File: flow/run.sh
#!/bin/bash
# the make line also repeats each setting of config.mk as NAME=value (left out here)
make -C /OpenROAD-flow-scripts/flow DESIGN_CONFIG=/design/flow/config.mk WORK_HOME=/design/flow/orfs CLKGATE_MAP_FILE= finish
File: flow/config.mk
export PLATFORM = sky130hd
export DESIGN_NAME = fmad_fp32
export DESIGN_NICKNAME = fmad_fp32
export VERILOG_FILES = /design/flow/design.v
export SDC_FILE = /design/flow/constraint.sdc
export NUM_CORES = 4
export LEC_CHECK = 0
export CAP_MARGIN = 20
export CORE_MARGIN = 2
export CORE_UTILIZATION = 65
export CTS_CLUSTER_SIZE = 36
export SLEW_MARGIN = 20
File: flow/constraint.sdc
create_clock -name core_clock -period 15.6 [get_ports {clk}]
set_input_delay 3.1200 -clock core_clock [delete_from_list [all_inputs] [get_ports {clk}]]
set_output_delay 3.1200 -clock core_clock [all_outputs]
set_load 0.01 [all_outputs]
File: flow/design.v
module mulary
  (
   input wire        clk,
   input wire        reset,
   input integer     req_command,
   input wire [31:0] req_in_1,
   input wire [31:0] req_in_2,
   output reg [63:0] resp_result
   );
   reg           y_signed, y_signed0, y_signed1;
   reg           x_, x0_, x1_;
   reg [15:0]    x0, x1, y1, y2;
   reg [23:0]    y0, y3;
   wire [2:0]    br00 = {x0[1:0],1'b0};
   wire [2:0]    br01 = x0[3:1];
   wire [2:0]    br02 = x0[5:3];
   wire [2:0]    br03 = x0[7:5];
   wire [2:0]    br04 = {x0[9:8],x0_};
   wire [2:0]    br05 = x0[11:9];
   wire [2:0]    br06 = x0[13:11];
   wire [2:0]    br07 = x0[15:13];
   wire [2:0]    br10 = {x1[1:0],x_};
   wire [2:0]    br11 = x1[3:1];
   wire [2:0]    br12 = x1[5:3];
   wire [2:0]    br13 = x1[7:5];
   wire [2:0]    br14 = {x1[9:8],x1_};
   wire [2:0]    br15 = x1[11:9];
   wire [2:0]    br16 = x1[13:11];
   wire [2:0]    br17 = x1[15:13];
   reg           ng00, ng01, ng02, ng03, ng04, ng05, ng06, ng07;
   reg           ng10, ng11, ng12, ng13, ng14, ng15, ng16, ng17;
   always @(*)begin
      y_signed = 1'b0;
      y_signed0 = 1'b0;
      y_signed1 = 1'b0;
      x_  = 1'b0;
      x0_ = 1'b0;
      x1_ = 1'b0;
      x0 = 16'h0;
      x1 = 16'h0;
      y0 = 24'h0;
      y1 = 16'h0;
      y2 = 16'h0;
      y3 = 24'h0;
      ng00 = (br00[2:1]==2'b10)|(br00[2:0]==3'b110);
      ng01 = (br01[2:1]==2'b10)|(br01[2:0]==3'b110);
      ng02 = (br02[2:1]==2'b10)|(br02[2:0]==3'b110);
      ng03 = (br03[2:1]==2'b10)|(br03[2:0]==3'b110);
      ng04 = (br04[2:1]==2'b10)|(br04[2:0]==3'b110);
      ng05 = (br05[2:1]==2'b10)|(br05[2:0]==3'b110);
      ng06 = (br06[2:1]==2'b10)|(br06[2:0]==3'b110);
      ng07 = (br07[2:1]==2'b10)|(br07[2:0]==3'b110);
      if((req_command==0)|(req_command==1))begin
         ng10 = 1'b0;
         ng11 = 1'b0;
         ng12 = 1'b0;
         ng13 = 1'b0;
      end else begin
         ng10 = (br10[2:1]==2'b10)|(br10[2:0]==3'b110);
         ng11 = (br11[2:1]==2'b10)|(br11[2:0]==3'b110);
         ng12 = (br12[2:1]==2'b10)|(br12[2:0]==3'b110);
         ng13 = (br13[2:1]==2'b10)|(br13[2:0]==3'b110);
      end
      ng14 = (br14[2:1]==2'b10)|(br14[2:0]==3'b110);
      ng15 = (br15[2:1]==2'b10)|(br15[2:0]==3'b110);
      ng16 = (br16[2:1]==2'b10)|(br16[2:0]==3'b110);
      ng17 = (br17[2:1]==2'b10)|(br17[2:0]==3'b110);
      case(req_command)
        0,
        1,
        2,
        6,
        8,
        10,
        12,
        13:begin
           y_signed = 1'b0;
           y_signed0 = 1'b0;
           y_signed1 = 1'b0;
        end
        3,
        4:begin
           y_signed = 1'b1;
           y_signed0 = 1'b0;
           y_signed1 = 1'b0;
        end
        7,
        9,
        11:begin
           y_signed = 1'b1;
           y_signed0 = 1'b1;
           y_signed1 = 1'b1;
        end
      endcase
      case(req_command)
        0,
        1:begin
           x_  = req_in_1[7];
           x0_ = req_in_1[7];
           x1_ = req_in_1[15];
           x0[15:0] = req_in_1[15:0];
           x1[15:0] = req_in_1[23:8];
           y0[23:0] = req_in_2[23:0];
           y1[15:0] = req_in_2[15:0];
           y2[15:0] = req_in_2[23:8];
           y3[23:0] = req_in_2[23:0];
        end
        2,
        3,
        4:begin
           x_       = 1'b0;
           x0_ = req_in_1[7];
           x1_ = req_in_1[7];
           x0[15:0] = req_in_1[15:0];
           x1[15:0] = req_in_1[15:0];
           y0[23:0] = {8'h0,req_in_2[15:0]};
           y1[15:0] = req_in_2[15:0];
           y2[15:0] = req_in_2[31:16];
           y3[23:0] = {req_in_2[31:16],8'h0};
        end
        6,
        7,
        8,
        9:begin
           x_       = 1'b0;
           x0_ = req_in_1[7];
           x1_ = req_in_1[23];
           x0[15:0] = req_in_1[15:0];
           x1[15:0] = req_in_1[31:16];
           y0[23:0] = {8'h0,req_in_2[15:0]};
           y1[15:0] = req_in_2[15:0];
           y2[15:0] = req_in_2[31:16];
           y3[23:0] = {req_in_2[31:16],8'h0};
        end
        10,
        11:begin
           x_       = 1'b0;
           x0_      = 1'b0;
           x1_      = 1'b0;
           x0[15:0] = req_in_1[15:0];
           x1[15:0] = req_in_1[31:16];
           y0[23:0] = {req_in_2[7:0],16'h0};
           y1[15:0] = {req_in_2[15:8],8'h0};
           y2[15:0] = {8'h0,req_in_2[23:16]};
           y3[23:0] = {16'h0,req_in_2[31:24]};
        end
        12,
        13:begin
           x_       = 1'b0;
           x0_      = 1'b0;
           x1_      = 1'b0;
           x0[15:0] = req_in_1[15:0];
           x1[15:0] = req_in_1[31:16];
           y0[23:0] = {16'h0,req_in_2[7:0]};
           y1[15:0] = {req_in_2[15:8],8'h0};
           y2[15:0] = {8'h0,req_in_2[23:16]};
           y3[23:0] = {req_in_2[31:24],16'h0};
        end
      endcase
   end
   always @(*) begin
     resp_result = 64'h0;  
     case(req_command)
       0,
       1:begin
          resp_result[63:0] = (64'hfffe0000_00000000
                               +(result0      )
                               +(result1 << 8 )
                               + (((x1[15])? req_in_2[23:0] : 0) <<24)  );
       end
       2:begin
          resp_result[63:0] = (64'hfffdfffe_00000000
                               +(result0      )
                               +(result1 << 8 )
                               + (((x0[15])? req_in_2[15:0]  : 0) <<16)
                               + (((x1[15])? req_in_2[31:16] : 0) <<32)  );
       end
       4:begin
          resp_result[63:0] = ((64'hfffcfffe_00000000|{~(req_in_1[15]&req_in_2[31]),48'h0000_00000000})
                               +(result0      )
                               +(result1 << 8 )
                               + (((x0[15])? req_in_2[15:0]  : 0) <<16)
                               + (((x1[15])? req_in_2[31:16] : 0) <<32)  );
       end
       3:begin
          resp_result[63:0] = (64'hfffdfffe_00000000
                               +(result0     )
                               +(result1 << 8)  );
       end
       6:begin
          resp_result[63:0] = (64'hfffffffc_00000000
                               +(result0      )
                               +(result1 >> 8 )
                               + (((x0[15])? req_in_2[15:0]  : 0) <<16)
                               + (((x1[15])? req_in_2[31:16] : 0) <<16)  );
       end
       7:begin
          resp_result[63:0] = (64'hfffffffc_00000000
                               +(result0      )
                               +(result1 >> 8 )   );
       end
       8:begin
          resp_result[63:0] = (64'hfffffffe_00000000
                               +(result0      )
                               +(result1 << 24)
                               + (((x0[15])? req_in_2[15:0]  : 0) <<16)
                               + (((x1[15])? req_in_2[31:16] : 0) <<48)  );
       end
       9:begin
          resp_result[63:0] = ((64'hfffffffe_00000000|{req_in_1[15]^req_in_2[15],32'h00000000})
                               +(result0     )
                               +(result1 <<24));
       end
       10:begin
          resp_result[63:0] = (64'hfffffff8_00000000
                               +(result0      )
                               +(result1 << 8 )
                               + (((x0[7] )? req_in_2[7:0]  : 0) << 24)
                               + (((x0[15])? req_in_2[15:8] : 0) << 24)
                               + (((x1[7] )? req_in_2[23:16]: 0) << 24)
                               + (((x1[15])? req_in_2[31:24]: 0) << 24)  );
       end
       11:begin
          resp_result[63:0] = (64'hfffffff8_00000000
                               +(result0      )
                               +(result1 << 8 )  );
       end
       12,
       13:begin
          resp_result[63:0] = (64'hfffffffe_00000000
                               +(result0      )
                               +(result1 << 24)
                               + (((x0[7] )? req_in_2[7:0]  : 0) << 8)
                               + (((x0[15])? req_in_2[15:8] : 0) << 24)
                               + (((x1[7] )? req_in_2[23:16]: 0) << 40)
                               + (((x1[15])? req_in_2[31:24]: 0) << 56)  );
       end
     endcase
   end
   wire [27:0]   by00, by01, by02, by03, by04, by05, by06, by07;
   wire [27:0]   by10, by11, by12, by13, by14, by15, by16, by17;
   booth0 booth00(.i(0), .y_signed(y_signed0), .br(br00), .y(y0), .by(by00), .com(req_command));
   booth0 booth01(.i(1), .y_signed(y_signed0), .br(br01), .y(y0), .by(by01), .com(req_command));
   booth0 booth02(.i(1), .y_signed(y_signed0), .br(br02), .y(y0), .by(by02), .com(req_command));
   booth0 booth03(.i(1), .y_signed(y_signed0), .br(br03), .y(y0), .by(by03), .com(req_command));
   booth1 booth04(.i(0), .y_signed(y_signed1), .br(br04), .y(y1), .by(by04), .com(req_command));
   booth1 booth05(.i(1), .y_signed(y_signed1), .br(br05), .y(y1), .by(by05), .com(req_command));
   booth1 booth06(.i(1), .y_signed(y_signed1), .br(br06), .y(y1), .by(by06), .com(req_command));
   booth1 booth07(.i(1), .y_signed(y_signed1), .br(br07), .y(y1), .by(by07), .com(req_command));
   booth2 booth10(.i(0), .y_signed(y_signed), .br(br10), .y(y2), .by(by10), .com(req_command));
   booth2 booth11(.i(1), .y_signed(y_signed), .br(br11), .y(y2), .by(by11), .com(req_command));
   booth2 booth12(.i(1), .y_signed(y_signed), .br(br12), .y(y2), .by(by12), .com(req_command));
   booth2 booth13(.i(1), .y_signed(y_signed), .br(br13), .y(y2), .by(by13), .com(req_command));
   booth3 booth14(.i(0), .y_signed(y_signed), .br(br14), .y(y3), .by(by14), .com(req_command));
   booth3 booth15(.i(1), .y_signed(y_signed), .br(br15), .y(y3), .by(by15), .com(req_command));
   booth3 booth16(.i(1), .y_signed(y_signed), .br(br16), .y(y3), .by(by16), .com(req_command));
   booth3 booth17(.i(1), .y_signed(y_signed), .br(br17), .y(y3), .by(by17), .com(req_command));
   wire [63:0]   result0 = ((({1'b0,by00}+ng00)) +
                            (({1'b0,by01}+ng01)<<2) +
                            (({1'b0,by02}+ng02)<<4) +
                            (({1'b0,by03}+ng03)<<6) +
                            (({1'b0,by04}+ng04)<<8) +
                            (({1'b0,by05}+ng05)<<10) +
                            (({1'b0,by06}+ng06)<<12) +
                            (({1'b0,by07}+ng07)<<14) );
   wire [63:0]   result1 = ((({1'b0,by10}+(ng10<<8))) +
                            (({1'b0,by11}+(ng11<<8))<<2) +
                            (({1'b0,by12}+(ng12<<8))<<4) +
                            (({1'b0,by13}+(ng13<<8))<<6) +
                            (({1'b0,by14}+ng14)<<8) +
                            (({1'b0,by15}+ng15)<<10) +
                            (({1'b0,by16}+ng16)<<12) +
                            (({1'b0,by17}+ng17)<<14) );
endmodule
module booth0
  (
   input             i,
   input             y_signed,
   input [2:0]       br,
   input [23:0]      y,
   input integer     com,
   output reg [27:0] by
   );
   wire              y_sign = (com==11) ? y[23] : y[15]&y_signed;
   wire              S = ((br==3'b000)|(br==3'b111)) ? 1'b0 : y_sign^br[2] ;
   always @(*) begin
      case(br)
        3'b000: by[15:0] =  {16{1'b0}};
        3'b001: by[15:0] =  {y[15:0]};
        3'b010: by[15:0] =  {y[15:0]};
        3'b011: by[15:0] =  {y[14:0],1'b0};
        3'b100: by[15:0] = ~{y[14:0],1'b0};
        3'b101: by[15:0] = ~{y[15:0]};
        3'b110: by[15:0] = ~{y[15:0]};
        3'b111: by[15:0] =  {16{1'b0}};
      endcase
      if((com==0)||(com==1)||(com==10)||(com==11))begin
         case(br)
           3'b000: by[24:16] =  {9{1'b0}};
           3'b001: by[24:16] =  {y[23]&y_signed,y[23:16]};
           3'b010: by[24:16] =  {y[23]&y_signed,y[23:16]};
           3'b011: by[24:16] =  {y[23:15]};
           3'b100: by[24:16] = ~{y[23:15]};
           3'b101: by[24:16] = ~{y[23]&y_signed,y[23:16]};
           3'b110: by[24:16] = ~{y[23]&y_signed,y[23:16]};
           3'b111: by[24:16] =  {9{1'b0}};
         endcase
         if(i) by[27:25] = {2'b01,~S};
         else  by[27:25] = {~S,S,S};
      end else begin
         case(br)
           3'b000: by[16] =  1'b0;
           3'b001: by[16] =  y[15]&y_signed;
           3'b010: by[16] =  y[15]&y_signed;
           3'b011: by[16] =  y[15];
           3'b100: by[16] = ~y[15];
           3'b101: by[16] = ~(y[15]&y_signed);
           3'b110: by[16] = ~(y[15]&y_signed);
           3'b111: by[16] =  1'b0;
         endcase
         if(i) by[27:17] = {8'h0,2'b01,~S};
         else  by[27:17] = {8'h0,~S,S,S};
      end
   end
endmodule
module booth1
  (
   input             i,
   input             y_signed,
   input [2:0]       br,
   input [15:0]      y,
   input integer     com,
   output reg [27:0] by
   );
   wire              S = ((br==3'b000)|(br==3'b111)) ? 1'b0 : (y[15]&y_signed)^br[2] ;
   always @(*) begin
      case(br)
        3'b000: by[15:0] =  {16{1'b0}};
        3'b001: by[15:0] =  {y[15:0]};
        3'b010: by[15:0] =  {y[15:0]};
        3'b011: by[15:0] =  {y[14:0],1'b0};
        3'b100: by[15:0] = ~{y[14:0],1'b0};
        3'b101: by[15:0] = ~{y[15:0]};
        3'b110: by[15:0] = ~{y[15:0]};
        3'b111: by[15:0] =  {16{1'b0}};
      endcase
      by[27:16] = 0;  
      case(com)
        0,
        1: begin
           case(br)
             3'b000: by[16] =  1'b0;
             3'b001: by[16] =  1'b0;
             3'b010: by[16] =  1'b0;
             3'b011: by[16] =  y[15];
             3'b100: by[16] = ~y[15];
             3'b101: by[16] =  1'b0;
             3'b110: by[16] =  1'b0;
             3'b111: by[16] =  1'b0;
           endcase
           by[27:17] = 0;
        end
        2,
        3,
        4,
        6,
        7,
        8,
        9,
        12,
        13: begin
           case(br)
             3'b000: by[16] =  1'b0;
             3'b001: by[16] =  y[15]&y_signed;
             3'b010: by[16] =  y[15]&y_signed;
             3'b011: by[16] =  y[15];
             3'b100: by[16] = ~y[15];
             3'b101: by[16] =~(y[15]&y_signed);
             3'b110: by[16] =~(y[15]&y_signed);
             3'b111: by[16] =  1'b0;
           endcase
           by[27:17] = {8'h0,2'b01,~S};
        end
        10,
        11: begin
           case(br)
             3'b000: by[16] =  1'b0;
             3'b001: by[16] =  y[15]&y_signed;
             3'b010: by[16] =  y[15]&y_signed;
             3'b011: by[16] =  y[15];
             3'b100: by[16] = ~y[15];
             3'b101: by[16] =~(y[15]&y_signed);
             3'b110: by[16] =~(y[15]&y_signed);
             3'b111: by[16] =  1'b0;
           endcase
           if(i) by[27:17] = {8'h0,2'b01,~S};
           else  by[27:17] = {8'h0,~S,S,S};
        end
      endcase
   end
endmodule
module booth2
  (
   input             i,
   input             y_signed,
   input [2:0]       br,
   input [15:0]      y,
   input integer     com,
   output reg [27:0] by
   );
   wire              y_sign = ((com==11) ? y[7] : y[15]) & y_signed;
   wire              S = ((br==3'b000)|(br==3'b111)) ? 1'b0 : y_sign^br[2] ;
   always @(*) begin
      if((com==10)||(com==11))begin
         if(i) by[19:17] = {2'b01,~S};
         else  by[19:17] = {~S,S,S};
         by[24:20] = 0;
      end else begin
         case(br)
           3'b000: by[24:17] =  {8{1'b0}};
           3'b001: by[24:17] =  {y[15]&y_signed,y[15:9]};
           3'b010: by[24:17] =  {y[15]&y_signed,y[15:9]};
           3'b011: by[24:17] =  {y[15:8]};
           3'b100: by[24:17] = ~{y[15:8]};
           3'b101: by[24:17] = ~{y[15]&y_signed,y[15:9]};
           3'b110: by[24:17] = ~{y[15]&y_signed,y[15:9]};
           3'b111: by[24:17] =  {8{1'b0}};
         endcase
      end
      if((com==0)|(com==1))begin
         case(br)
           3'b000: by[16] =  1'b0;
           3'b001: by[16] =  y[8];
           3'b010: by[16] =  y[8];
           3'b011: by[16] =  1'b0;
           3'b100: by[16] =  1'b0;
           3'b101: by[16] = ~y[8];
           3'b110: by[16] = ~y[8];
           3'b111: by[16] =  1'b0;
         endcase
         by[27:25] = {2'b01,~S};
         by[15:0] = ({16{1'b0}});
      end else if((com==10)|(com==11))begin
         case(br)
           3'b000: by[16:8] =  {9{1'b0}};
           3'b001: by[16:8] =  {y[7]&y_signed,y[7:0]};
           3'b010: by[16:8] =  {y[7]&y_signed,y[7:0]};
           3'b011: by[16:8] =  {y[7:0],1'b0};
           3'b100: by[16:8] = ~{y[7:0],1'b0};
           3'b101: by[16:8] = ~{y[7]&y_signed,y[7:0]};
           3'b110: by[16:8] = ~{y[7]&y_signed,y[7:0]};
           3'b111: by[16:8] =  {9{1'b0}};
         endcase
         by[27:25] = 0;
         by[7:0] = 0;
      end else begin
         case(br)
           3'b000: by[16:8] =  {9{1'b0}};
           3'b001: by[16:8] =   y[8:0];
           3'b010: by[16:8] =   y[8:0];
           3'b011: by[16:8] =  {y[7:0],1'b0};
           3'b100: by[16:8] = ~{y[7:0],1'b0};
           3'b101: by[16:8] =  ~y[8:0];
           3'b110: by[16:8] =  ~y[8:0];
           3'b111: by[16:8] =  {9{1'b0}};
         endcase
         if(i) by[27:25] = {2'b01,~S};
         else  by[27:25] = {~S,S,S};
         by[7:0] = 0;
      end
   end
endmodule
module booth3
  (
   input             i,
   input             y_signed,
   input [2:0]       br,
   input [23:0]      y,
   input integer     com,
   output reg [27:0] by
   );
   wire              y_sign = ((com==11) ? y[7] : y[23]) & y_signed;
   wire              S = ((br==3'b000)|(br==3'b111)) ? 1'b0 : y_sign^br[2] ;
   always @(*) begin
      case(br)
        3'b000: by[7:0] =  {8{1'b0}};
        3'b001: by[7:0] =  {y[7:0]};
        3'b010: by[7:0] =  {y[7:0]};
        3'b011: by[7:0] =  {y[6:0],1'b0};
        3'b100: by[7:0] = ~{y[6:0],1'b0};
        3'b101: by[7:0] = ~{y[7:0]};
        3'b110: by[7:0] = ~{y[7:0]};
        3'b111: by[7:0] =  {8{1'b0}};
      endcase
      if((com==10)||(com==11))begin
         case(br)
           3'b000: by[8] =  1'b0;
           3'b001: by[8] =  y[7]&y_signed;
           3'b010: by[8] =  y[7]&y_signed;
           3'b011: by[8] =  y[7];
           3'b100: by[8] = ~y[7];
           3'b101: by[8] =~(y[7]&y_signed);
           3'b110: by[8] =~(y[7]&y_signed);
           3'b111: by[8] =  1'b0;
         endcase
         if(i) by[11:9] = {2'b01,~S};
         else  by[11:9] = {~S,S,S};
         by[27:12] = 0;
      end else begin
         case(br)
           3'b000: by[24:8] =  {17{1'b0}};
           3'b001: by[24:8] =  {y[23]&y_signed,y[23:8]};
           3'b010: by[24:8] =  {y[23]&y_signed,y[23:8]};
           3'b011: by[24:8] =  {y[23:7]};
           3'b100: by[24:8] = ~{y[23:7]};
           3'b101: by[24:8] = ~{y[23]&y_signed,y[23:8]};
           3'b110: by[24:8] = ~{y[23]&y_signed,y[23:8]};
           3'b111: by[24:8] =  {17{1'b0}};
         endcase
         by[27:25] = {2'b01,~S};
      end
   end
endmodule
module cpa
  (
   input integer      req_command,
   input wire [63:0]  mul,
   input wire [4:0]   mulctl,
   input wire [31:0]  aln0,
   input wire [31:0]  aln1,
   input wire [31:0]  aln2,
   input wire [31:0]  aln3,
   output wire [31:0] add0,
   output wire [31:0] add1,
   output wire [31:0] add2,
   output wire [31:0] add3,
   output wire [81:0] addo
   );
   wire [81:0]        alnmul = (((mulctl[4]) ? {16'h0,mul[63:0]} : {mul[47:0],32'h0}) ^
                                {{34{mulctl[3]}},{16{mulctl[2]}},{16{mulctl[1]}},{16{mulctl[0]}}} );
   wire [2:0]         alnctl = (req_command==13) ? mulctl[2:0] : 3'b0;
   reg                cin0, cin1, cin2, cin3;
   wire [16:0]        sum01 = aln0[15: 0] + alnmul[63:48] + cin0;
   wire [16:0]        sum11 = aln1[15: 0] + alnmul[47:32] + cin1;
   wire [16:0]        sum21 = aln2[15: 0] + alnmul[31:16] + cin2;
   wire [16:0]        sum31 = aln3[15: 0] + alnmul[15: 0] + cin3;
   wire [17:0]        sum00 = aln0[31:16] + alnmul[81:64]   + sum01[16];
   wire [16:0]        sum10 = aln1[31:16] + {16{alnctl[2]}} + sum11[16];
   wire [16:0]        sum20 = aln2[31:16] + {16{alnctl[1]}} + sum21[16];
   wire [16:0]        sum30 = aln3[31:16] + {16{alnctl[0]}} + sum31[16];
   always @(*) begin
      if(req_command==13)begin
         cin0 = (mulctl[3]==1'b1);
         cin1 = (mulctl[2]==1'b1);
         cin2 = (mulctl[1]==1'b1);
         cin3 = (mulctl[0]==1'b1);
      end else begin
         cin0 = sum11[16];
         cin1 = sum21[16];
         cin2 = sum31[16];
         cin3 = (mulctl[0]==1'b1);
      end
   end
   assign add0 = {sum00[15:0], sum01[15:0]};
   assign add1 = {sum10[15:0], sum11[15:0]};
   assign add2 = {sum20[15:0], sum21[15:0]};
   assign add3 = {sum30[15:0], sum31[15:0]};
   assign addo = {sum00[17:0], sum01[15:0], sum11[15:0], sum21[15:0], sum31[15:0]};
endmodule
module fmad_check
  (
   input [31:0]      x,
   input [31:0]      y,
   input [31:0]      z,
   output reg [31:0] rslt,
   output reg [4:0]  flag
   );
   always @ (x or y or z) begin
      rslt = {32{1'bx}};
      flag = 5'h0;
      if((x[30:23]==8'hff)&(x[22:0]!=0))begin
         rslt    = x|32'h00400000;
         flag[4] = ~x[22]|((y[30:23]==8'hff)&~y[22]&(y[21:0]!=0))|((z[30:23]==8'hff)&~z[22]&(z[21:0]!=0));
      end else if((y[30:23]==8'hff)&(y[22:0]!=0))begin
         rslt    = y|32'h00400000;
         flag[4] = ~y[22]|((x[30:23]==8'hff)&~x[22]&(x[21:0]!=0))|((z[30:23]==8'hff)&~z[22]&(z[21:0]!=0));
      end else if(((x[30:23]==8'hff)&(y[30:0]==0))|((y[30:23]==8'hff)&(x[30:0]==0)))begin
         rslt    = 32'hffc00000;
         flag[4] = 1'b1;
      end else if((z[30:23]==8'hff)&(z[22:0]!=0))begin
         rslt    = z|32'h00400000;
         flag[4] = ~z[22]|((x[30:23]==8'hff)&~x[22]&(x[21:0]!=0))|((y[30:23]==8'hff)&~y[22]&(y[21:0]!=0));
      end else if(((x[30:23]==8'hff)|(y[30:23]==8'hff))&((z[30:23]==8'hff)))begin
         if((x[31]^y[31])==z[31])begin
            rslt    = z[31:0];
         end else begin
            rslt    = 32'hffc00000;
            flag[4] = 1'b1;
         end
      end else if(x[30:23]==8'hff)begin
         rslt = {x[31]^y[31],x[30:0]};
      end else if(y[30:23]==8'hff)begin
         rslt = {x[31]^y[31],y[30:0]};
      end else if(z[30:23]==8'hff)begin
         rslt = z[31:0];
      end else if((x[30:0]==0)|(y[30:0]==0))begin
         if(z[30:0]==0)
           rslt = {z[31]&(x[31]^y[31]),z[30:0]};
         else
           rslt = z;
      end else begin
         flag[0] = 1'b1;
      end
   end
endmodule
module fmad
  (
   input                    clk,
   input                    reset,
   input                    req,
   input integer            req_command,
   input [31:0]             x,
   input [31:0]             y,
   input [31:0]             z,
   input [31:0]             w,
   output reg signed [31:0] acc0, acc1, acc2, acc3,  
   output reg signed [ 9:0] exp0, exp1, exp2, exp3,  
   output reg [31:0]        rslt,                    
   output reg [4:0]         flag                     
   );
   reg               en0, en1;
   always @ (*) begin
      if(reset)begin
         en0 = 1'b0;
      end else begin
         en0 = req;
      end
   end
   always @ (posedge clk) begin
      if(reset)begin
         en1 <= 1'b0;
      end else begin
         en1 <= en0;
      end
   end
   wire[4:0]         flag0i;                    
   wire [31:0]       rslt0i;                    
   reg [4:0]         flag0, flag1;              
   reg [31:0]        rslt0, rslt1;              
   fmad_check fmad_check
     (
      .x(x),
      .y(y),
      .z(z),
      .rslt(rslt0i),
      .flag(flag0i)
   );
   always @ (posedge clk) begin
      if(en0) begin
         if(req_command==1)begin
            flag0 <= flag0i;
            rslt0 <= rslt0i;
         end else begin
            flag0 <= 0;
         end
      end
      if(en1)begin
         flag1 <= flag0;
         rslt1 <= rslt0;
      end
   end
   wire [23:0]       fracx = {(x[30:23]!=8'h00),x[22:0]};                    
   wire [23:0]       fracy = {(y[30:23]!=8'h00),y[22:0]};                    
   wire [31:0]       fracz = {(z[30:23]!=8'h00),z[22:0],8'h0};               
   wire [7:0]        expx =       (x[30:23]==8'h00) ? 8'h01 : x[30:23];      
   wire [7:0]        expy =       (y[30:23]==8'h00) ? 8'h01 : y[30:23];      
   wire signed [8:0] expz = {1'b0,(z[30:23]==8'h00) ? 8'h01 : z[30:23]};     
   wire signed [9:0] expm = expx+expy-127+1;                                 
   wire signed [9:0] expd = expm-expz;                                       
   wire [63:0]       muli;
   wire [31:0]       req_in_1 = ((req_command == 1) ? {8'h0,fracx[23:0]}
                                 :                    {1'b1,x[6:0],  1'b1,y[6:0],  1'b1,z[6:0],  1'b1,w[6:0]});
   wire [31:0]       req_in_2 = ((req_command == 1) ? {8'h0,fracy[23:0]}
                                 :                    {1'b1,x[22:16],1'b1,y[22:16],1'b1,z[22:16],1'b1,w[22:16]});
   mulary mulary
     (
      .clk(clk),
      .reset(reset),
      .req_command(req_command),
      .req_in_1(req_in_1),
      .req_in_2(req_in_2),
      .resp_result(muli)
   );
   reg [5:0]         sfti;
   always @ (*) begin
      if(expd>=55)begin
         sfti = 55;
      end else if(expd>=0)begin
         sfti = expd;
      end else if(expd>=-32)begin
         sfti = expd+32;
      end else begin
         sfti = 0;
      end
   end
   reg [5:0]         sft0, sft1, sft2, sft3;
   reg [8:0]         expa;                                                               
   reg               sgnz;                                                               
   wire signed [9:0] exp0p = {1'b0,x[30:23]} + {1'b0,x[14:7]};                           
   wire signed [9:0] exp1p = {1'b0,y[30:23]} + {1'b0,y[14:7]};                           
   wire signed [9:0] exp2p = {1'b0,z[30:23]} + {1'b0,z[14:7]};                           
   wire signed [9:0] exp3p = {1'b0,w[30:23]} + {1'b0,w[14:7]};                           
   reg signed [9:0]  exp0l, exp1l, exp2l, exp3l;                                         
   wire sftout0 = ((exp0l==0) | (aln0[48:30]!={19{1'b0}}) & (aln0[48:30]!={19{1'b1}}));  
   wire sftout1 = ((exp1l==0) | (aln1[48:30]!={19{1'b0}}) & (aln1[48:30]!={19{1'b1}}));  
   wire sftout2 = ((exp2l==0) | (aln2[48:30]!={19{1'b0}}) & (aln2[48:30]!={19{1'b1}}));  
   wire sftout3 = ((exp3l==0) | (aln3[48:30]!={19{1'b0}}) & (aln3[48:30]!={19{1'b1}}));  
   wire signed [9:0] exp0i = (!sftout0) ? exp0 : exp0l;                                  
   wire signed [9:0] exp1i = (!sftout1) ? exp1 : exp1l;                                  
   wire signed [9:0] exp2i = (!sftout2) ? exp2 : exp2l;                                  
   wire signed [9:0] exp3i = (!sftout3) ? exp3 : exp3l;                                  
   wire signed [9:0] exd0 = exp0p - exp0i + 16;                                          
   wire signed [9:0] exd1 = exp1p - exp1i + 16;                                          
   wire signed [9:0] exd2 = exp2p - exp2i + 16;                                          
   wire signed [9:0] exd3 = exp3p - exp3i + 16;                                          
   reg [63:0]        mul;
   reg [4:0]         mulctl;
   reg [48:0]        aln0, aln1, aln2, aln3;
   wire [31:0]       add0, add1, add2, add3;
   always @ (posedge clk) begin
      if(en0)begin
         if(req_command==13)begin
            if((x[30:23]==0)|(x[14:7]==0)|(exd0<0))  exp0l <= 0;
            else                                     exp0l <= exp0p;
            if((y[30:23]==0)|(y[14:7]==0)|(exd1<0))  exp1l <= 0;
            else                                     exp1l <= exp1p;
            if((z[30:23]==0)|(z[14:7]==0)|(exd2<0))  exp2l <= 0;
            else                                     exp2l <= exp2p;
            if((w[30:23]==0)|(w[14:7]==0)|(exd3<0))  exp3l <= 0;
            else                                     exp3l <= exp3p;
         end
         if(req_command==13)begin
            mul <= muli;
         end else begin
            mul <= {16'h0,muli[47:0]};
         end
         if(req_command==1)begin
            sgnz <= z[31];
            if(expd>=0)begin
               expa <= expm;
            end else if(expd>=-32)begin
               expa <= expm+32;
            end else begin
               expa <= expz;
            end
         end
         if(req_command==13)begin
            mulctl <= {1'b1,x[31]^x[15], y[31]^y[15], z[31]^z[15], w[31]^w[15]};
         end else begin
            if(expd>=0) mulctl <= {1'b0,{4{(x[31]^y[31]^z[31])}}};
            else        mulctl <= {1'b1,{4{(x[31]^y[31]^z[31])}}};
         end
         if(req_command==13)begin
            if(exd0[9:6]!=0) sft0 <= 63;
            else             sft0 <= exd0;
            if(exd1[9:6]!=0) sft1 <= 63;
            else             sft1 <= exd1;
            if(exd2[9:6]!=0) sft2 <= 63;
            else             sft2 <= exd2;
            if(exd3[9:6]!=0) sft3 <= 63;
            else             sft3 <= exd3;
         end else begin
            if(sfti>=48)begin
               acc0 <= 0;            acc1 <= fracz;            acc2 <= fracz;            acc3 <= fracz;
               sft0 <= 0;            sft1 <= sfti;             sft2 <= sfti-16;          sft3 <= sfti-32;
            end else if(sfti>=32)begin
               acc0 <= fracz;        acc1 <= fracz;            acc2 <= fracz;            acc3 <= {fracz,16'h0};
               sft0 <= sfti+16;      sft1 <= sfti;             sft2 <= sfti-16;          sft3 <= sfti-16;
            end else if(sfti>=16)begin
               acc0 <= fracz;        acc1 <= fracz;            acc2 <= {fracz,16'h0};    acc3 <= 0;
               sft0 <= sfti+16;      sft1 <= sfti;             sft2 <= sfti;             sft3 <= 0;
            end else begin
               acc0 <= fracz;        acc1 <= {fracz,16'h0};    acc2 <= 0;                acc3 <= 0;
               sft0 <= sfti+16;      sft1 <= sfti+16;          sft2 <= 0;                sft3 <= 0;
            end
         end
      end
      if(reset)begin
         exp0 <= 0;
         acc0 <= 0;
         exp1 <= 0;
         acc1 <= 0;
         exp2 <= 0;
         acc2 <= 0;
         exp3 <= 0;
         acc3 <= 0;
      end else if((req_command==13)&(en1))begin  
         if(!sftout0)begin
            exp0 <= exp0l;
            acc0 <= add0;
         end
         if(!sftout1)begin
            exp1 <= exp1l;
            acc1 <= add1;
         end
         if(!sftout2)begin
            exp2 <= exp2l;
            acc2 <= add2;
         end
         if(!sftout3)begin
            exp3 <= exp3l;
            acc3 <= add3;
         end
      end
   end
   always @ (*) begin
      if(req_command==1)begin  
         aln0 = {acc0,16'h0}>>sft0;
         aln1 = {acc1,16'h0}>>sft1;
         aln2 = {acc2,16'h0}>>sft2;
         aln3 = {acc3,16'h0}>>sft3;
      end else begin
         aln0 = $signed({acc0,16'h0})>>>sft0;
         aln1 = $signed({acc1,16'h0})>>>sft1;
         aln2 = $signed({acc2,16'h0})>>>sft2;
         aln3 = $signed({acc3,16'h0})>>>sft3;
      end
   end
   wire [81:0]       addi;
   cpa cpa
     (
      .req_command(req_command),   
      .mul(mul),
      .mulctl(mulctl),
      .aln0(aln0),      .aln1(aln1),      .aln2(aln2),      .aln3(aln3),
      .add0(add0),      .add1(add1),      .add2(add2),      .add3(add3),
      .addo(addi)
   );
   reg [81:0]        add;
   reg [8:0]         expr;
   reg               sgnr;
   always @ (posedge clk) begin
      if(en1 & flag0[0])begin
         add[81:0] <= addi;
         sgnr <= sgnz;
         expr <= expa;
      end
   end
   wire [64:0]   nrmi,nrm0,nrm1,nrm2,nrm3,nrm4,nrm5;
   wire [1:0]    ssn;
   wire [5:0]    nrmsft;                                 
   assign nrmsft[5] = (~(|nrmi[64:32])|(&nrmi[64:32]))& (expr[8:5]!=4'h0);
   assign nrmsft[4] = (~(|nrm5[64:48])|(&nrm5[64:48]))&((expr[8:4]&{3'h7,~nrmsft[5],  1'b1})!=5'h00);
   assign nrmsft[3] = (~(|nrm4[64:56])|(&nrm4[64:56]))&((expr[8:3]&{3'h7,~nrmsft[5:4],1'b1})!=6'h00);
   assign nrmsft[2] = (~(|nrm3[64:60])|(&nrm3[64:60]))&((expr[8:2]&{3'h7,~nrmsft[5:3],1'b1})!=7'h00);
   assign nrmsft[1] = (~(|nrm2[64:62])|(&nrm2[64:62]))&((expr[8:1]&{3'h7,~nrmsft[5:2],1'b1})!=8'h00);
   assign nrmsft[0] = (~(|nrm1[64:63])|(&nrm1[64:63]))&((expr[8:0]&{3'h7,~nrmsft[5:1],1'b1})!=9'h000);
   assign nrmi = {add[81:18],(|add[17:0])};
   assign nrm5 = (~nrmsft[5]) ? nrmi : {add[49:0], 15'h0};
   assign nrm4 = (~nrmsft[4]) ? nrm5 : {nrm5[48:0], 16'h0000};
   assign nrm3 = (~nrmsft[3]) ? nrm4 : {nrm4[56:0], 8'h00};
   assign nrm2 = (~nrmsft[2]) ? nrm3 : {nrm3[60:0], 4'h0};
   assign nrm1 = (~nrmsft[1]) ? nrm2 : {nrm2[62:0], 2'b00};
   assign nrm0 = (~nrmsft[0]) ? nrm1 : {nrm1[63:0], 1'b0};
   assign ssn = {nrm0[38],(|nrm0[37:0])};
   wire [2:0]    grsn = {nrm0[40:39],(|ssn)};
   wire          rnd = (~nrmi[64]) ? (grsn[1:0]==2'b11)|(grsn[2:1]==2'b11)
                                   : ((grsn[1:0]==2'b00)|                           
                                      ((grsn[1]^grsn[0])     &(grsn[0]))|           
                                      ((grsn[2]^(|grsn[1:0]))&(grsn[1]^grsn[0])));  
   wire [9:0]    expn = expr-nrmsft+{1'b0,(nrm0[64]^nrm0[63])};  
   wire [30:0]   rsltr = (~nrm0[64]) ? {expn,nrm0[62:40]}+rnd : {expn,~nrm0[62:40]}+rnd;
   always @ (*) begin
      rslt[31] = sgnr^add[81];
      flag = 0;
      if(flag1[0] == 1'b0)begin
         rslt = rslt1;
         flag = flag1;
      end else if(nrmi==0)begin
         rslt[31:0] = 32'h00000000;
      end else if(expn[9])begin
         rslt[30:0] = 31'h00000000;
         flag[0] = 1'b1;
         flag[1] = 1'b1;
      end else if((expn[8:0]>=9'h0ff)&(~expn[9]))begin
         rslt[30:0] = 31'h7f800000;
         flag[0] = 1'b1;
         flag[2] = 1'b1;
      end else if(~nrm0[64])begin
         rslt[30:0] = rsltr[30:0];
         flag[0] = |grsn[1:0] | (rsltr[30:23]==8'hff);
         flag[1] = ((rsltr[30:23]==8'h00)|((expn[7:0]==8'h00)&~ssn[1]))&(|grsn[1:0]);
         flag[2] = (rsltr[30:23]==8'hff);
      end else begin
         rslt[30:0] = rsltr[30:0];
         flag[0] = |grsn[1:0] | (rsltr[30:23]==8'hff);
         flag[1] = ((rsltr[30:23]==8'h00)|((expn[7:0]==8'h00)&((~ssn[1]&~ssn[0])|(ssn[1]&ssn[0])) ))&(|grsn[1:0]);
         flag[2] = (rsltr[30:23]==8'hff);
      end
   end
endmodule
module fmad_fp32
  (
   input         clk,
   input         reset,
   input         req,
   input [31:0]  x,
   input [31:0]  y,
   input [31:0]  z,
   output [31:0] rslt,
   output [4:0]  flag
   );
   wire signed [31:0] acc0, acc1, acc2, acc3;
   wire signed [9:0]  exp0, exp1, exp2, exp3;
   fmad fmad
     (
      .clk(clk),
      .reset(reset),
      .req(req),
      .req_command(1),
      .x(x),
      .y(y),
      .z(z),
      .w(32'h0),
      .acc0(acc0), .acc1(acc1), .acc2(acc2), .acc3(acc3),
      .exp0(exp0), .exp1(exp1), .exp2(exp2), .exp3(exp3),
      .rslt(rslt),
      .flag(flag)
   );
endmodule
==> out/metrics.csv, run 1 <==
metric;value;unit
mean cell area of the mapped netlist;8.01;um2
Latency at later pin;0.56;ns
Setup TNS;-1.18;ns
Syn Std Cell Area;52300;um2
DPL Wire Length;147000;um
row count;104;
status;complete, but fails checks;
Syn Nets;7197;
R2R Path End;fmad.add[80];
critical path launch point type;flip-flop;
Min-Delay Path Class;flip-flop to flip-flop;
clock-pin slew on the worst setup and hold paths;0.06;ns
final non-filler cell total;7627;
Setup-failing EPs final;6;
synthesis area per yosys;52300;um2
placed cell area;54900;um2
max frequency;62.9;MHz
ys cells;6528;
CTS tree;built;
number of detailed-route iterations in the first pass;8;
clk_skew;0.0289;ns
DRT antenna net count;0;
Longest Clk Path Bufs;3;
Synth cell types;111;
R2R Setup Slk;-0.29;ns
Top cell area share;14.0;%
hold path cells;0;
Max Slew Vio Count;0;
final worst path period share;102;%
HP Start;fmad.rslt0[13];
clock sink count;340;
Post-Synth AOI/OAI Area;19.6;%
largest area contributor in the netlist;edfxtp_1;
drt via density;6.68;
vias in the first global route;48200;
CP startpoint;fmad.sft3[0];
crit path capture;fmad.add[80];
DRC Markers;0;
Cells after DPL;7466;
clock root buffer;clkbuf_16;
Floorplan Utilization;65.3;%
slowest CP cell;mux4_2;
Commonest cells post-synth;690 x nand2_1, 525 x nor2_1, 486 x xnor2_1, 434 x a21oi_1, 411 x clkbuf_1;
Synth logic family;AND-OR/OR-AND gates;
share of the core filled with cells;71.3;%
#FFs+latches synth;340;
reg-to-reg critical path startpoint;fmad.sft3[0];
total CTS buffers;35;
worst-margin pin slew;1.16;ns
CP dominant cell by count;a21o_1;
worst hold slack;0.418;ns
ys async rst share;0;%
Mux cell area share;7.54;%
port buffer count;134;
Hold Path End;fmad.rslt1[13];
initial antenna violation count;5;
Post-Route WL;192000;um
crit path DRT;15.85;ns
hold_buf cts;0;
SO Faults;negative setup slack;
Tot GR Track Use;45.4;%
CP Depth;93;
CP Class;flip-flop to flip-flop;
post-route cell area;57000;um2
worst reg2reg path depth;93;
Fin. Hold Viols;0;
Worst Path Buf+Inv;3;
CP endpoint kind;flip-flop;
Die W;288;um
EDFF count, synth;243;
critical path arrival;16.14;ns
first-pass GRT wire length;288000;um
drt wl/cell;25.2;um
fin nets;7207;
Mapped Cells;6528;
DR vias;50900;
min Tclk post-route;15.89;ns
dpl ws;-0.738;ns
die height;288;um
core area;80000;um2
die area;82700;um2
synth top area cells;edfxtp_1 14%, fa_1 9.0%, xnor2_1 8.1%;
Synth Area in XOR/XNOR;13.0;%
htree depth;2;
total congestion overflow;0;
critical path peak fanout;7;
GPL Wtd Cong;1.03;
final worst setup slack;-0.287;ns
IO Count;136;
count leader, synth;nand2_1;
max_slew headroom;22.2;%
RSZ-0062 raised after global routing;true;
Seq/Total Area, Yosys;17.7;%
Ys Warns;28;
Starting DRT DRC Count;6082;
Top FF cell, synth;edfxtp_1;
tool warnings;38;
adder share;17.0;%
Basic Gates by Area;18.8;%
MaxCap Viol Count;0;
crit-path max cell delay;0.56;ns
CP top delay family;AND-OR/OR-AND gates;
largest net degree at the start of global routing;83;
Area Overhead vs Synth;9.10;%
## what timing repair did
action / 4_1_cts / 5_1_grt
pin swaps: 39 / 83
setup endpoints to repair: 8 / 51
setup buffers: 88 / 25
cloned: 1 / 0
resized: 27 / 41
## cell type report
| class | instances | area (um2) |
|---|---|---|
| Antenna cell | 3 | 7.51 |
| Sequential cell | 340 | 9240 |
| Inverter | 344 | 1300 |
| Fill cell | 6399 | 23000 |
| Clock inverter | 21 | 235 |
| Tap cell | 1060 | 1330 |
| Multi-Input combinational cell | 5319 | 40000 |
| Clock buffer | 42 | 968 |
| Timing Repair Buffer | 498 | 3950 |
## routing by layer
layer  routed length (um)  track usage, %  vias up
met5                   24               0        -
met4                16900            32.8        4
met3                20100            8.18      808
met2                85000            71.4     3165
met1                70300            56.1    23900
li1                     -               -    23000
==> inputs of run 2 (changes only) <==
Settings changed: CORE_UTILIZATION 65 to 72, CTS_CLUSTER_SIZE 36 to 100.
Clock period 15.6 ns to 15.5 ns, I/O delays scaled along.
==> out/metrics.csv, run 2 <==
metric;value;unit
CP Class;flip-flop to flip-flop;
final worst setup slack;-0.724;ns
drt wl/cell;26.3;um
IO Count;136;
share of the core filled with cells;78.9;%
#FFs+latches synth;340;
drt via density;7.10;
number of detailed-route iterations in the first pass;10;
grt met2 use;79.0;%
Die W;273;um
Worst Path Buf+Inv;1;
first-pass GRT wire length;296000;um
Min-Delay Path Class;flip-flop to flip-flop;
Top FF cell, synth;edfxtp_1;
ys async rst share;0;%
Max Slew Vio Count;0;
reg-to-reg critical path startpoint;fmad.sft3[0];
Top cell area share;14.0;%
placed cell area;54600;um2
DR vias;53100;
vias in the first global route;50300;
post-route cell area;56600;um2
count leader, synth;nand2_1;
worst-margin pin slew;1.15;ns
Tot GR Track Use;51.3;%
grt met1 use;60.5;%
Synth Area in XOR/XNOR;13.0;%
max frequency;61.6;MHz
DPL Wire Length;145000;um
row count;98;
Area Overhead vs Synth;8.25;%
CTS tree;built;
max_slew headroom;23.3;%
CP Depth;91;
MaxCap Viol Count;0;
Post-Route WL;197000;um
slowest CP cell;mux4_2;
ys cells;6528;
EDFF count, synth;243;
initial antenna violation count;7;
port buffer count;134;
clock-pin slew on the worst setup and hold paths;0.07;ns
Setup TNS;-3.41;ns
Fin. Hold Viols;0;
core area;71700;um2
Latency at later pin;0.55;ns
tool warnings;42;
Post-Synth AOI/OAI Area;19.6;%
clk_skew;0.0246;ns
die height;273;um
Mux cell area share;7.54;%
CP startpoint;fmad.sft3[0];
total CTS buffers;34;
Hold Path End;fmad.rslt1[25];
Ys Warns;28;
htree depth;2;
Seq/Total Area, Yosys;17.7;%
mean cell area of the mapped netlist;8.01;um2
status;complete, but fails checks;
adder share;17.0;%
met3 Use GR;13.4;%
Synth cell types;111;
Floorplan Utilization;72.9;%
Cells after DPL;7336;
Longest Clk Path Bufs;3;
critical path launch point type;flip-flop;
Setup-failing EPs final;6;
fin nets;7170;
min Tclk post-route;16.22;ns
largest area contributor in the netlist;edfxtp_1;
crit path capture;fmad.add[81];
clock root buffer;clkbuf_16;
RSZ-0062 raised after global routing;true;
largest net degree at the start of global routing;128;
SO Faults;negative setup slack;
synthesis area per yosys;52300;um2
HP Start;fmad.rslt0[25];
Basic Gates by Area;18.8;%
crit path DRT;15.88;ns
R2R Path End;fmad.add[81];
synth top area cells;edfxtp_1 14%, fa_1 9.0%, xnor2_1 8.1%;
DRT antenna net count;0;
worst reg2reg path depth;91;
Mapped Cells;6528;
critical path arrival;16.60;ns
die area;74800;um2
CP endpoint kind;flip-flop;
CP top delay family;AND-OR/OR-AND gates;
DRC Markers;0;
Synth logic family;AND-OR/OR-AND gates;
total congestion overflow;0;
Commonest cells post-synth;690 x nand2_1, 525 x nor2_1, 486 x xnor2_1, 434 x a21oi_1, 411 x clkbuf_1;
Syn Nets;7197;
critical path peak fanout;7;
busiest layer in global routing;met2;
Syn Std Cell Area;52300;um2
final non-filler cell total;7484;
Starting DRT DRC Count;7934;
hold path cells;0;
R2R Setup Slk;-0.72;ns
clock sink count;340;
CP dominant cell by count;a21o_1;
GPL Wtd Cong;1.07;
crit-path max cell delay;0.55;ns
final worst path period share;105;%
==> run 2: area by class of cell <==
cell class / instances / area [um2]
multi-input cells: 5319 / 40100
fillers: 4877 / 15100
inverters: 344 / 1300
clock buffers: 46 / 960
clock inverters: 16 / 139
flip-flops and latches: 340 / 9240
well taps: 950 / 1190
diodes: 7 / 17.5
repair buffers: 462 / 3700
==> run 2: per-layer routing <==
layer  up-vias  wire (um)
met1     24400      65600
li1      23000          -
met4         4      20300
met3      1331      26300
met2      4445      84400
met5         -         26
==> run 2: per-stage QoR <==
stage / setup WS [ns] / hold WS, ns
6_report: -0.724 / 0.415
5_1_grt: -1.34 / 0.426
4_1_cts: -0.305 / 0.419
3_5_place_dp: -0.837 / 0.405
3_3_place_gp: -0.188 / 0.401
2_1_floorplan: 0.0108 / 0.400
==> run 2: repair_timing <==
item	in CTS	in global routing
hold buffers	0	0
setup buffers	95	31
pin swaps	62	56
endpoints found under the hold margin	0	0
setup endpoints to repair	13	49
cloned	0	0
gates resized	12	44
==> inputs of run 3 (changes only) <==
Settings changed: CORE_UTILIZATION 72 to 16, CTS_CLUSTER_SIZE 100 to default.
Clock period 15.5 ns to 27.9 ns, I/O delays scaled along.
==> out/metrics.csv, run 3 <==
metric;value;unit
status;no timing/DRC/antenna violations;
Max Slew Vio Count;0;
fin nets;6991;
Hold Path End;fmad.rslt1[18];
fillcell total;36600;
Worst Path Buf+Inv;13;
largest net degree at the start of global routing;102;
min Tclk post-route;21.87;ns
clock sink count;340;
grt met1 use;17.2;%
share of the core filled with cells;18.2;%
Syn Std Cell Area;52300;um2
Ys Warns;28;
crit path capture;rslt[2];
CTS tree;built;
Floorplan Utilization;16.1;%
Seq/Total Area, Yosys;17.7;%
die height;576;um
HP Start;fmad.rslt0[18];
IO Count;136;
final worst path period share;78.4;%
core area;325000;um2
Post-Synth AOI/OAI Area;19.6;%
ys async rst share;0;%
clock-pin slew on the worst setup and hold paths;0.06;ns
Top FF cell, synth;edfxtp_1;
slowest CP cell;clkdlybuf4s50_1;
drt via density;4.56;
Synth cell types;111;
vias in the first global route;44200;
busiest layer in global routing;met2;
#FFs+latches synth;340;
Syn Nets;7197;
Synth logic family;AND-OR/OR-AND gates;
DPL Wire Length;160000;um
drt wl/cell;19.2;um
clk_skew;0.0372;ns
tool warnings;37;
clock root buffer;clkbuf_16;
reg-to-reg critical path startpoint;fmad.sft3[2];
Min-Delay Path Class;flip-flop to flip-flop;
DRT antenna net count;0;
hold_buf cts;0;
CP dominant cell by count;ha_1;
synth top area cells;edfxtp_1 14%, fa_1 9.0%, xnor2_1 8.1%;
CP Depth;55;
port buffer count;134;
DRC Markers;0;
max_slew headroom;17.1;%
grt met2 use;17.7;%
Longest Clk Path Bufs;3;
ys cells;6528;
Basic Gates by Area;18.8;%
Setup TNS;0;ns
DR vias;48600;
MaxCap Viol Count;0;
R2R Setup Slk;10.03;ns
critical path launch point type;flip-flop;
post-CTS setup buffers;0;
Synth Area in XOR/XNOR;13.0;%
Die W;576;um
Mux cell area share;7.54;%
critical path peak fanout;57;
die area;331000;um2
adder share;17.0;%
largest area contributor in the netlist;edfxtp_1;
CP Class;flip-flop to primary output;
max frequency;45.7;MHz
htree depth;2;
critical path arrival;16.29;ns
crit-path max cell delay;0.61;ns
Tot GR Track Use;11.9;%
RSZ-0062 raised after global routing;false;
mean cell area of the mapped netlist;8.01;um2
hold path cells;0;
R2R Path End;fmad.add[80];
worst-margin pin slew;1.24;ns
synthesis area per yosys;52300;um2
crit path DRT;22.32;ns
post-cts resize count;0;
EDFF count, synth;243;
worst reg2reg path depth;93;
GPL Wtd Cong;0.950;
Mapped Cells;6528;
Latency at later pin;0.57;ns
row count;209;
first-pass GRT wire length;299000;um
Starting DRT DRC Count;5795;
Area Overhead vs Synth;13.4;%
CP startpoint;fmad.add[81];
Top cell area share;14.0;%
count leader, synth;nand2_1;
Fin. Hold Viols;0;
Setup-failing EPs final;0;
total CTS buffers;40;
met3 Use GR;2.34;%
CP top delay family;simple AND/OR/NAND/NOR gates;
number of detailed-route iterations in the first pass;6;
CP endpoint kind;primary output;
Post-Route WL;205000;um
initial antenna violation count;54;
total congestion overflow;0;
Commonest cells post-synth;690 x nand2_1, 525 x nor2_1, 486 x xnor2_1, 434 x a21oi_1, 411 x clkbuf_1;
==> run 3: metal layers <==
layer  part of all wire [%]  vias up
met2                     42     2381
met1                     44    23300
met3                     10      335
met5                  0.057        -
met4                    2.9       20
li1                       -    22600
==> run 3: metrics by stage <==
step	std cells	hold WS (ns)	instance area [um2]	setup slack [ns]
2_1_floorplan	6528	0.400	52300	9.29
3_5_place_dp	10600	0.408	58000	6.78
4_1_cts	10700	0.421	59200	6.16
5_1_grt	10700	0.423	59300	4.72
3_3_place_gp	10600	0.402	58000	6.92
6_report	10700	0.421	59300	6.03
==> run 3: area by class of cell <==
cell class	instances	area [um2]	share of cell area [%]
clock inverter	19	195	0.329
antenna	5	12.5	0.0211
multi-input combinational	5319	39800	67.1
clock buffer	51	1060	1.79
tap	4325	5410	9.13
sequential	340	9240	15.6
timing repair buffer	277	2250	3.80
inverter	344	1300	2.20
==> inputs of run 4 (changes only) <==
Settings changed: ABC_AREA from default to 1, CAP_MARGIN 20 to 40, CORE_ASPECT_RATIO from default to 1.34, CORE_UTILIZATION 16 to 72, CTS_CLUSTER_SIZE from default to 10, HOLD_SLACK_MARGIN from default to 0.29, PLACE_DENSITY_LB_ADDON from default to 0.1, SETUP_SLACK_MARGIN from default to 0.59.
Clock period 27.9 ns to 2.09 ns, I/O delays scaled along.
==> out/metrics.csv, run 4 <==
metric;value;unit
ys async rst share;0;%
Commonest cells post-synth;1520 x nand2_1, 1037 x inv_1, 758 x o21ai_0, 538 x nor2_1, 536 x a21oi_1;
Synth Area in XOR/XNOR;7.82;%
Top FF cell, synth;edfxtp_1;
GPL Wtd Cong;1.24;
IO Count;136;
adder share;17.2;%
core area;71100;um2
Post-Synth AOI/OAI Area;21.6;%
status;stopped before the end;
count leader, synth;nand2_1;
#FFs+latches synth;340;
die height;315;um
Syn Nets;8371;
port buffer count;134;
Mux cell area share;0.734;%
Mapped Cells;7702;
row count;113;
ys cells;7702;
die area;74200;um2
Basic Gates by Area;23.2;%
Synth cell types;68;
Syn Std Cell Area;51800;um2
Fail Step;3_5_place_dp;
Die W;236;um
mean cell area of the mapped netlist;6.73;um2
synth top area cells;edfxtp_1 14%, nand2_1 11%, fa_1 9.1%;
EDFF count, synth;243;
Floorplan Utilization;72.9;%
Synth logic family;simple AND/OR/NAND/NOR gates;
Top cell area share;14.1;%
Ys Warns;28;
largest area contributor in the netlist;edfxtp_1;
Seq/Total Area, Yosys;17.8;%
synthesis area per yosys;51800;um2
Tool Error;[ERROR DPL-0038] Utilization greater than 100%, impossible to legalize;
==> run 4: through the flow <==
step                    std cells  setup slack (ns)  hold slack [ns]
after global placement      10500             -9.06            0.403
after floorplan              7702             -8.90            0.400
==> inputs of run 5 (changes only) <==
Settings changed: CAP_MARGIN 40 to 20, CELL_PAD_IN_SITES_DETAIL_PLACEMENT from default to 2, CORE_ASPECT_RATIO 1.34 to default, CORE_MARGIN 2 to 3, CORE_UTILIZATION 72 to 40, CTS_CLUSTER_SIZE 10 to 16, GPL_ROUTABILITY_DRIVEN from default to 0, HOLD_SLACK_MARGIN 0.29 to default, MIN_ROUTING_LAYER from default to met2, PLACE_DENSITY_LB_ADDON 0.1 to default, SETUP_SLACK_MARGIN 0.59 to default.
Clock period 2.09 ns to 17.5 ns, I/O delays scaled along.
==> out/metrics.csv, run 5 <==
metric;value;unit
Tool Error;[ERROR GRT-0116] Global routing finished with congestion. Check the congestion regions in the DRC Viewer.;
port buffer count;134;
clock sink count;340;
core area;128000;um2
ys async rst share;0;%
Basic Gates by Area;23.2;%
Floorplan Utilization;40.4;%
Post-Synth AOI/OAI Area;21.6;%
DPL Wire Length;289000;um
Longest Clk Path Bufs;3;
Top FF cell, synth;edfxtp_1;
Tot GR Track Use;98.3;%
ys cells;7702;
mean cell area of the mapped netlist;6.73;um2
Top cell area share;14.1;%
synth top area cells;edfxtp_1 14%, nand2_1 11%, fa_1 9.1%;
die height;366;um
EDFF count, synth;243;
count leader, synth;nand2_1;
Synth logic family;simple AND/OR/NAND/NOR gates;
Syn Std Cell Area;51800;um2
Die W;366;um
htree depth;2;
clock root buffer;clkbuf_16;
status;stopped before the end;
adder share;17.2;%
#FFs+latches synth;340;
total congestion overflow;5376;
Synth cell types;68;
placed cell area;54300;um2
Commonest cells post-synth;1520 x nand2_1, 1037 x inv_1, 758 x o21ai_0, 538 x nor2_1, 536 x a21oi_1;
Fail Step;5_1_grt;
IO Count;136;
Mux cell area share;0.734;%
largest area contributor in the netlist;edfxtp_1;
die area;134000;um2
hold_buf cts;0;
synthesis area per yosys;51800;um2
Synth Area in XOR/XNOR;7.82;%
Seq/Total Area, Yosys;17.8;%
Ys Warns;28;
total CTS buffers;38;
Mapped Cells;7702;
row count;131;
Cells after DPL;9195;
Syn Nets;8371;
run 5: through the flow:
step / setup slack [ns] / utilization [%]
after detailed placement: -1.60 / 42.4
after floorplan: 3.01 / -
after global placement: 2.00 / 42.4
after CTS: 0.0276 / 43.5
run 5: what timing repair did:
item / 4_1_cts
resized: 53
setup endpoints to repair: 57
gates cloned: 4
buffers inserted: 9
endpoints found under the hold margin: 0
pin swaps: 3
run 5: layer usage:
metal / overflow / track usage (%)
met5: 252 / 85.7
met4: 1329 / 95.5
met3: 1423 / 99.1
met2: 2372 / 100
met1: - / -
==> inputs of run 6 (changes only) <==
Settings changed: CAP_MARGIN 20 to 0, CELL_PAD_IN_SITES_DETAIL_PLACEMENT 2 to default, CORE_ASPECT_RATIO from default to 0.63, CORE_MARGIN 3 to 2, CORE_UTILIZATION 40 to 72, CTS_CLUSTER_DIAMETER from default to 261, CTS_CLUSTER_SIZE 16 to 29, GPL_ROUTABILITY_DRIVEN 0 to default, MAX_ROUTING_LAYER from default to met4, MIN_ROUTING_LAYER met2 to default, PLACE_DENSITY_LB_ADDON from default to 0.26, SETUP_SLACK_MARGIN from default to 2.41, SLEW_MARGIN 20 to 30.
Clock period 17.5 ns to 13.0 ns, I/O delays scaled along.
==> out/metrics.csv, run 6 <==
metric;value;unit
status;stopped before the end;
Fail Step;5_1_grt;
Tool Error;[ERROR GRT-0232] Routing congestion too high. Check the congestion heatmap in the GUI.;
Synth Area in XOR/XNOR;7.82;%
Syn Std Cell Area;51800;um2
Basic Gates by Area;23.2;%
mean cell area of the mapped netlist;6.73;um2
total CTS buffers;15;
Top cell area share;14.1;%
clock sink count;340;
Ys Warns;28;
EDFF count, synth;243;
core area;71600;um2
Longest Clk Path Bufs;3;
Top FF cell, synth;edfxtp_1;
htree depth;1;
count leader, synth;nand2_1;
IO Count;136;
Die W;342;um
DPL Wire Length;163000;um
GPL Wtd Cong;1.31;
die height;217;um
adder share;17.2;%
die area;74200;um2
ys cells;7702;
total congestion overflow;322;
Mux cell area share;0.734;%
synth top area cells;edfxtp_1 14%, nand2_1 11%, fa_1 9.1%;
ys async rst share;0;%
Synth cell types;68;
hold_buf cts;0;
port buffer count;134;
Seq/Total Area, Yosys;17.8;%
#FFs+latches synth;340;
Tot GR Track Use;78.0;%
Floorplan Utilization;72.4;%
Synth logic family;simple AND/OR/NAND/NOR gates;
clock root buffer;clkbuf_16;
synthesis area per yosys;51800;um2
Commonest cells post-synth;1520 x nand2_1, 1037 x inv_1, 758 x o21ai_0, 538 x nor2_1, 536 x a21oi_1;
row count;78;
largest area contributor in the netlist;edfxtp_1;
Syn Nets;8371;
Mapped Cells;7702;
Post-Synth AOI/OAI Area;21.6;%
run 6: metal layers:
metal  overflow  track usage (%)
met4         80             59.6
met3         55             66.7
met2        138             88.4
met5          -                -
met1         49             83.6
run 6: metrics by stage:
stage	hold slack (ns)	setup slack [ns]	std cells	area (um2)
after detailed placement	0.405	-0.198	8554	55300
after global placement	0.401	0.256	8554	55300
after CTS	0.417	0.740	8797	58400
after floorplan	0.400	1.35	7702	53100
run 6: timing repair:
item	in CTS
setup endpoints to repair	79
pin swaps	178
gates resized	388
cloned	22
buffers inserted	196
==> inputs of run 7 (changes only) <==
Settings changed: ABC_AREA 1 to default, CAP_MARGIN 0 to 20, CORE_ASPECT_RATIO 0.63 to default, CORE_MARGIN 2 to 4, CORE_UTILIZATION 72 to 52, CTS_CLUSTER_DIAMETER 261 to default, CTS_CLUSTER_SIZE 29 to default, MAX_ROUTING_LAYER met4 to default, PLACE_DENSITY_LB_ADDON 0.26 to default, SETUP_SLACK_MARGIN 2.41 to 2.02, SLEW_MARGIN 30 to 40, TNS_END_PERCENT from default to 90.
Clock period 13.0 ns to 9.74 ns, I/O delays scaled along.
==> out/metrics.csv, run 7 <==
metric;value;unit
status;complete, but fails checks;
SO Faults;negative setup slack;
RSZ-0062 raised after global routing;true;
largest area contributor in the netlist;edfxtp_1;
adder share;17.0;%
R2R Path End;fmad.add[81];
tool warnings;37;
reg-to-reg critical path startpoint;fmad.sft3[0];
min Tclk post-route;15.49;ns
die height;325;um
port buffer count;134;
slowest CP cell;mux4_2;
count leader, synth;nand2_1;
initial antenna violation count;8;
GPL Wtd Cong;1.01;
Post-Route WL;232000;um
drt via density;6.17;
Top FF cell, synth;edfxtp_1;
die area;106000;um2
dpl ws;-5.62;ns
final worst setup slack;-5.75;ns
CP top delay family;AND-OR/OR-AND gates;
CP endpoint kind;flip-flop;
final non-filler cell total;9349;
crit-path max cell delay;0.53;ns
drt wl/cell;24.8;um
fillcell total;7396;
Setup-failing EPs final;90;
DPL Wire Length;177000;um
#FFs+latches synth;340;
Tot GR Track Use;40.5;%
IO Count;136;
CP Class;flip-flop to flip-flop;
storage element area;9240;um2
Fin. Hold Viols;0;
Setup TNS;-209.48;ns
critical path arrival;15.87;ns
Area Overhead vs Synth;40.2;%
Cells after DPL;9036;
hold path cells;0;
mean cell area of the mapped netlist;8.01;um2
CP dominant cell by count;a21o_1;
Worst Path Buf+Inv;2;
Top cell area share;14.0;%
R2R Setup Slk;-5.75;ns
CP startpoint;fmad.sft3[0];
clock sink count;340;
clock-pin slew on the worst setup and hold paths;0.07;ns
ys cells;6528;
ys async rst share;0;%
synth top area cells;edfxtp_1 14%, fa_1 9.0%, xnor2_1 8.1%;
Seq/Total Area, Yosys;17.7;%
Floorplan Utilization;52.3;%
Synth cell types;111;
max frequency;64.6;MHz
crit path capture;fmad.add[81];
vias in the first global route;55200;
largest net degree at the start of global routing;83;
core area;100000;um2
first-pass GRT wire length;333000;um
DR vias;57700;
critical path launch point type;flip-flop;
Max Slew Vio Count;0;
Syn Nets;7197;
number of detailed-route iterations in the first pass;6;
Commonest cells post-synth;690 x nand2_1, 525 x nor2_1, 486 x xnor2_1, 434 x a21oi_1, 411 x clkbuf_1;
CP Depth;92;
Die W;325;um
max_slew headroom;41.4;%
row count;116;
Post-Synth AOI/OAI Area;19.6;%
HP Start;fmad.expa[6];
DRT antenna net count;0;
CTS tree;built;
Synth logic family;AND-OR/OR-AND gates;
Ys Warns;28;
Syn Std Cell Area;52300;um2
Longest Clk Path Bufs;3;
post-route cell area;73300;um2
clk_skew;0.0435;ns
DRC Markers;0;
fin nets;8686;
Basic Gates by Area;18.8;%
final worst path period share;159;%
synthesis area per yosys;52300;um2
Latency at later pin;0.59;ns
Min-Delay Path Class;flip-flop to flip-flop;
Hold Path End;fmad.expr[6];
total CTS buffers;35;
placed cell area;67100;um2
MaxCap Viol Count;0;
Mapped Cells;6528;
worst reg2reg path depth;92;
Logic area;43900;um2
Mux cell area share;7.54;%
Starting DRT DRC Count;6709;
worst-margin pin slew;0.876;ns
EDFF count, synth;243;
total congestion overflow;0;
hold_buf cts;0;
htree depth;2;
crit path DRT;10.13;ns
critical path peak fanout;3;
Synth Area in XOR/XNOR;13.0;%
clock root buffer;clkbuf_16;
-- run 7: what timing repair did --
action,CTS,global route
pin swaps,188,226
cloned,2,1
gates resized,472,354
buffers inserted,138,100
endpoints found under the setup margin,210,211
-- run 7: stage by stage --
stage | hold WS [ns] | utilization, %
after global routing | 0.432 | 73.3
after detailed placement | 0.405 | 67.1
final | 0.415 | 73.3
after global placement | 0.403 | 67.0
after CTS | 0.419 | 70.7
after floorplan | 0.400 | -
-- run 7: layout make-up --
cell class | instances | area share, %
Sequential cell | 340 | 12.6
Antenna cell | 7 | 0.0239
Clock inverter | 22 | 0.321
Multi-Input combinational cell | 5319 | 59.9
Inverter | 344 | 1.84
Timing Repair Buffer | 1977 | 21.9
Clock buffer | 42 | 1.29
Tap cell | 1298 | 2.22
-- run 7: routing by layer --
layer | share of wire [%] | wire length, um | track usage, % | vias to the layer above
met2 | 45 | 105000 | 66.1 | 3170
li1 | - | - | - | 26000
met5 | 0 | 0 | 0 | -
met4 | 9.4 | 21800 | 28.5 | 0
met1 | 37 | 86200 | 49.8 | 27500
met3 | 8.2 | 19000 | 5.27 | 940
